==> inputs of wip/juniper <==
==> flow/design.v <==
module FpCustomAddSub 
# (
	parameter	ManWidth	=	16,
	parameter	ExpWidth	=	6
)
(Rst_i,Clk_i,A_i,B_i,AddSub_i,Nd_i,Result_o,ResultValid_o);	
	function integer Log2;
	input integer value;
		begin
			Log2 = 0;
			while (value > 1) begin
				value   = value >> 1;
				Log2    = Log2 + 1;
			end
		end
	endfunction
	localparam	InOutWidth	=	1+ExpWidth+ManWidth;
	localparam	ExtManWidth	=	ManWidth+1;
	localparam	Stages	=	Log2(InOutWidth);
	input	Rst_i;
	input	Clk_i;
	input	[InOutWidth-1:0]	A_i;
	input	[InOutWidth-1:0]	B_i;
	input	AddSub_i;
	input	Nd_i;
	output	[InOutWidth-1:0]	Result_o;
	output	ResultValid_o;
	wire	signB	=	B_i[InOutWidth-1]^AddSub_i;
	wire	[InOutWidth-2:0]	absA	=	A_i[InOutWidth-2:0];
	wire	[InOutWidth-2:0]	absB	=	B_i[InOutWidth-2:0];
	reg		[InOutWidth-1:0]	muxA;
	reg		[InOutWidth-1:0]	muxB;
	reg	impliedA;
	reg	impliedB;
	reg	[InOutWidth-1:0]	muxAReg;
	reg	[InOutWidth-1:0]	muxBReg;
	reg	[ExpWidth-1:0]		expDiff;
	reg	addSubOrepation;
	wire	[ManWidth:0]	manA	=	{impliedA,	muxAReg[ManWidth-1:0]};
	wire	[ManWidth:0]	manB	=	{impliedB,	muxBReg[ManWidth-1:0]};
	reg	[ManWidth:0]	manANorm;
	reg	[ManWidth:0]	manBNorm;
	reg	addSubOrepationReg;
	reg	[ExtManWidth:0]	manSum;
	wire	[Stages-1:0]	distance;
	wire	[ExtManWidth+1:0]	dataArray	[0:Stages];
	wire	[Stages+1:0]	distanceR	=	{2'b00,distanceR1};
	reg		[ExtManWidth-1:0]	manSumReg;
	wire	[ExtManWidth-1:0]	normCMan	=	manSumReg	<<	distanceR1[Stages-1:0];	 
	reg	[ManWidth-1:0]	manC;
	reg	[ExpWidth-1:0]	expAPipe	[0:4];
	reg	[ExpWidth-1:0]	expC;
	reg	[4:0]	signC;
	reg	[8:0]	valid;
	assign  dataArray [0]	=	manSum;		
	assign	Result_o	=	{signC[4],expC,manC};
	assign	ResultValid_o	=	valid[4];
	always	@(*)	begin
		if	(absA<absB)	begin
			muxA	<=	{signB,absB};
			muxB	<=	{A_i[InOutWidth-1],absA};
		end	else	begin
			muxA	<=	{A_i[InOutWidth-1],absA};
			muxB	<=	{signB,absB};
		end 
	end
	always	@(posedge	Clk_i)	begin
		if	(muxA	[InOutWidth-2 -:ExpWidth]	==	8'h00)	begin	 
			impliedA	<=	1'b0;	 
		end	else	begin
			impliedA	<=	1'b1;	 
		end
		if	(muxB	[InOutWidth-2 -:ExpWidth]	==	8'h00)	begin	 
			impliedB	<=	1'b0;
		end	else	begin
			impliedB	<=	1'b1;
		end
		muxAReg	<=	muxA;
		muxBReg	<=	muxB;
		expDiff	<=	muxA[InOutWidth-2 -:ExpWidth]	-	muxB[InOutWidth-2 -:ExpWidth];	 
		addSubOrepation	<=	muxA[InOutWidth-1]	^	muxB[InOutWidth-1];	 
	end
	always	@(posedge	Clk_i)	begin
		manANorm	<=	manA;
		manBNorm	<=	manB	>>	expDiff;	 
		addSubOrepationReg <= addSubOrepation;
	end
	always	@(posedge	Clk_i)	begin
		if	(Rst_i)	begin
			manSum	<=	{ExtManWidth{1'b0}};
		end	else	if	(!addSubOrepationReg)	begin
			manSum	<=	{1'b0,	manANorm}	+	{1'b0,	manBNorm};
		end	else	begin
			manSum	<=	{1'b0,	manANorm}	-	{1'b0,	manBNorm};
		end
	end
	genvar	i;
	generate	
		for (i=0; i<Stages; i=i+1)	begin: searchMSB
			wire [ExtManWidth+1:0] dataIn;	
			wire [ExtManWidth+1:0] shitedDataOut;
			wire [ExtManWidth+1:0] dataOut;
			assign  dataIn = dataArray[i];
			wire    shiftDesired = ~|(dataIn[ExtManWidth+1:ExtManWidth+1-(1 << (Stages-1-i))]);
			assign  distance[(Stages-1-i)] = shiftDesired;		
			assign  shitedDataOut = dataIn << (1 << (Stages-1-i));	
			assign  dataOut = shiftDesired ? shitedDataOut : dataIn;	
			assign  dataArray[i+1] = dataOut;
		end
		reg	[Stages-1:0]	distanceR1;
		always	@(posedge	Clk_i)	begin
			distanceR1	<=	distance;
		end
	endgenerate	
	always	@(posedge	Clk_i)	begin
		manSumReg	<=	manSum	[ExtManWidth-1 -:ExtManWidth];
	end
	always	@(posedge	Clk_i)	begin
		if	(Rst_i)	begin
			manC	<=	{ManWidth{1'b0}};
		end	else	begin
			manC	<=	normCMan	[ExtManWidth-1 -:ManWidth];	 
		end
	end
	always	@(posedge	Clk_i)	begin	
		expAPipe[0]	<=	muxA[InOutWidth-2 -:ExpWidth];	 
		expAPipe[1]	<=	expAPipe[0];
		expAPipe[2]	<=	expAPipe[1];
		expAPipe[3]	<=	expAPipe[2];
		expAPipe[4]	<=	expAPipe[3];
	end
	always	@(posedge	Clk_i)	begin
		if	(&distanceR1)	begin
			expC	<=	{ExpWidth{1'b0}};
		end	else	begin
			if	(expAPipe[3]	>=	distanceR)	begin
				expC	<=	expAPipe[3]-distanceR+1;			 
			end	else	begin
				expC	<=	{{ExpWidth+1{1'b0}},1'b1};
			end
		end	
	end
	always	@(posedge	Clk_i)	begin
		signC	<=	{signC[3:0],	muxA[InOutWidth-1]};
	end
	always	@(posedge	Clk_i)	begin
		valid	<=	{valid[7:0],Nd_i};
	end	
endmodule
==> flow/run.sh <==
#!/bin/bash
# the make line also repeats each setting of config.mk as NAME=value (left out here)
make -C /OpenROAD-flow-scripts/flow DESIGN_CONFIG=/design/flow/config.mk WORK_HOME=/design/flow/orfs CLKGATE_MAP_FILE= finish
==> flow/config.mk <==
export PLATFORM = sky130hd
export DESIGN_NAME = FpCustomAddSub
export DESIGN_NICKNAME = FpCustomAddSub
export VERILOG_FILES = /design/flow/design.v
export SDC_FILE = /design/flow/constraint.sdc
export NUM_CORES = 4
export LEC_CHECK = 0
export ABC_AREA = 1
export CAP_MARGIN = 20
export CORE_ASPECT_RATIO = 1.15
export CORE_MARGIN = 2
export CORE_UTILIZATION = 65
export SETUP_SLACK_MARGIN = 1.01
export SLEW_MARGIN = 20
==> flow/constraint.sdc <==
create_clock -name core_clock -period 4.66 [get_ports {Clk_i}]
set_input_delay 0.9320 -clock core_clock [delete_from_list [all_inputs] [get_ports {Clk_i}]]
set_output_delay 0.9320 -clock core_clock [all_outputs]
set_load 0.01 [all_outputs]
==> inputs of wip/quartz, as changes to wip/juniper <==
--- a/flow/config.mk
+++ b/flow/config.mk
@@ -7,8 +7,8 @@
 export LEC_CHECK = 0
 export ABC_AREA = 1
 export CAP_MARGIN = 20
-export CORE_ASPECT_RATIO = 1.15
-export CORE_MARGIN = 2
-export CORE_UTILIZATION = 65
-export SETUP_SLACK_MARGIN = 1.01
+export CORE_MARGIN = 9
+export CORE_UTILIZATION = 40
+export CTS_CLUSTER_DIAMETER = 119
+export GPL_TIMING_DRIVEN = 0
 export SLEW_MARGIN = 20
==> flow/constraint.sdc (replaced) <==
create_clock -name core_clock -period 4.5 [get_ports {Clk_i}]
set_input_delay 0.9000 -clock core_clock [delete_from_list [all_inputs] [get_ports {Clk_i}]]
set_output_delay 0.9000 -clock core_clock [all_outputs]
set_load 0.01 [all_outputs]
==> inputs of wip/lagoon, as changes to wip/juniper <==
==> flow/config.mk (replaced) <==
export PLATFORM = sky130hd
export DESIGN_NAME = FpCustomAddSub
export DESIGN_NICKNAME = FpCustomAddSub
export VERILOG_FILES = /design/flow/design.v
export SDC_FILE = /design/flow/constraint.sdc
export NUM_CORES = 4
export LEC_CHECK = 0
export CAP_MARGIN = 20
export CORE_MARGIN = 2
export CORE_UTILIZATION = 72
export CTS_CLUSTER_SIZE = 96
export PLACE_DENSITY = 0.39
export SLEW_MARGIN = 20
==> inputs of wip/maple, as changes to wip/juniper <==
==> flow/config.mk (replaced) <==
export PLATFORM = sky130hd
export DESIGN_NAME = FpCustomAddSub
export DESIGN_NICKNAME = FpCustomAddSub
export VERILOG_FILES = /design/flow/design.v
export SDC_FILE = /design/flow/constraint.sdc
export NUM_CORES = 4
export LEC_CHECK = 0
export CAP_MARGIN = 20
export CORE_MARGIN = 2
export CORE_UTILIZATION = 57
export SETUP_SLACK_MARGIN = 0.6
export SLEW_MARGIN = 20
==> flow/constraint.sdc (replaced) <==
create_clock -name core_clock -period 2.19 [get_ports {Clk_i}]
set_input_delay 0.4380 -clock core_clock [delete_from_list [all_inputs] [get_ports {Clk_i}]]
set_output_delay 0.4380 -clock core_clock [all_outputs]
set_load 0.01 [all_outputs]
==> results.yml <==
# flow metrics
route:
  drt-vias-per-instance: 4.62
synthesis:
  synth_top_cell_by_count: "nand2_1"
grt:
  grt_max_degree: 17
  met3_usage: 0.0323
  met2_usage: 0.251
critical_path:
  r2r_slack_ps: 1550
  required_ps: 4820
  timing.rr.end: "manSum[17]"
power_and_ir_drop:
  p_comb_frac: 0.408
cts:
  cts_setup_buffers: 0
run_status:
  status: "complete, no violations"
-- figures above: wip/quartz

==> results.yml <==
# flow metrics
run_status:
  status: "complete, no violations"
grt:
  grt_max_degree: 42
  met2_usage: 0.504
  met3_usage: 0.0469
synthesis:
  synth_top_cell_by_count: "nand2_1"
critical_path:
  required_ps: 4960
  timing.rr.end: "manSum[17]"
  r2r_slack_ps: 1600
cts:
  cts_setup_buffers: 0
power_and_ir_drop:
  p_comb_frac: 0.406
route:
  drt-vias-per-instance: 5.21
sta:
  tightest_slew_ps: 669
-- figures above: wip/juniper

==> results.yml <==
# generated from flow reports
run_status:
  status: "aborted with a tool error"
  firstError: "[ERROR DPL-0038] Utilization greater than 100%, impossible to legalize"
  last-stage-reached: "global routing (5_1_grt)"
synthesis:
  synth_cell_type_count: 65
  mux_share: 0.103
  synth_top_cell_by_count: "dfxtp_1"
  edf_count: 0
  synth_flops: 171
  yosys_warnings: 2
  common_cells: "dfxtp_1, nor2_1, ha_1, inv_1, a21oi_1"
die:
  die_w_um: 120
  die_y_um: 120
  placementRows: 42
  initCoreUtil: 0.581
placement:
  dp.cells: 1146
cts:
  cts_setup_buffers: 78
  cts-resized-gates: 339
-- figures above: wip/maple

==> results.yml <==
# flow metrics
synthesis:
  synth_top_cell_by_count: "dfxtp_1"
  syn_area_per_cell_sq_um: 9.70
critical_path:
  required_ps: 5110
  r2r_slack_ps: 640
  timing.rr.end: "manSum[17]"
  worst-path-buf-inv: 1
  startpoint: "manBNorm[1]"
grt:
  met3_usage: 0.0760
  met2_usage: 0.621
  grt_max_degree: 48
power_and_ir_drop:
  p_comb_frac: 0.430
sta:
  fmax_mhz: 249
layout:
  fin_nets: 963
placement:
  globalplace.congestion: 0.959
cts:
  cts_setup_buffers: 0
run_status:
  status: "complete, no violations"
route:
  drt-vias-per-instance: 6.31
-- figures above: wip/lagoon

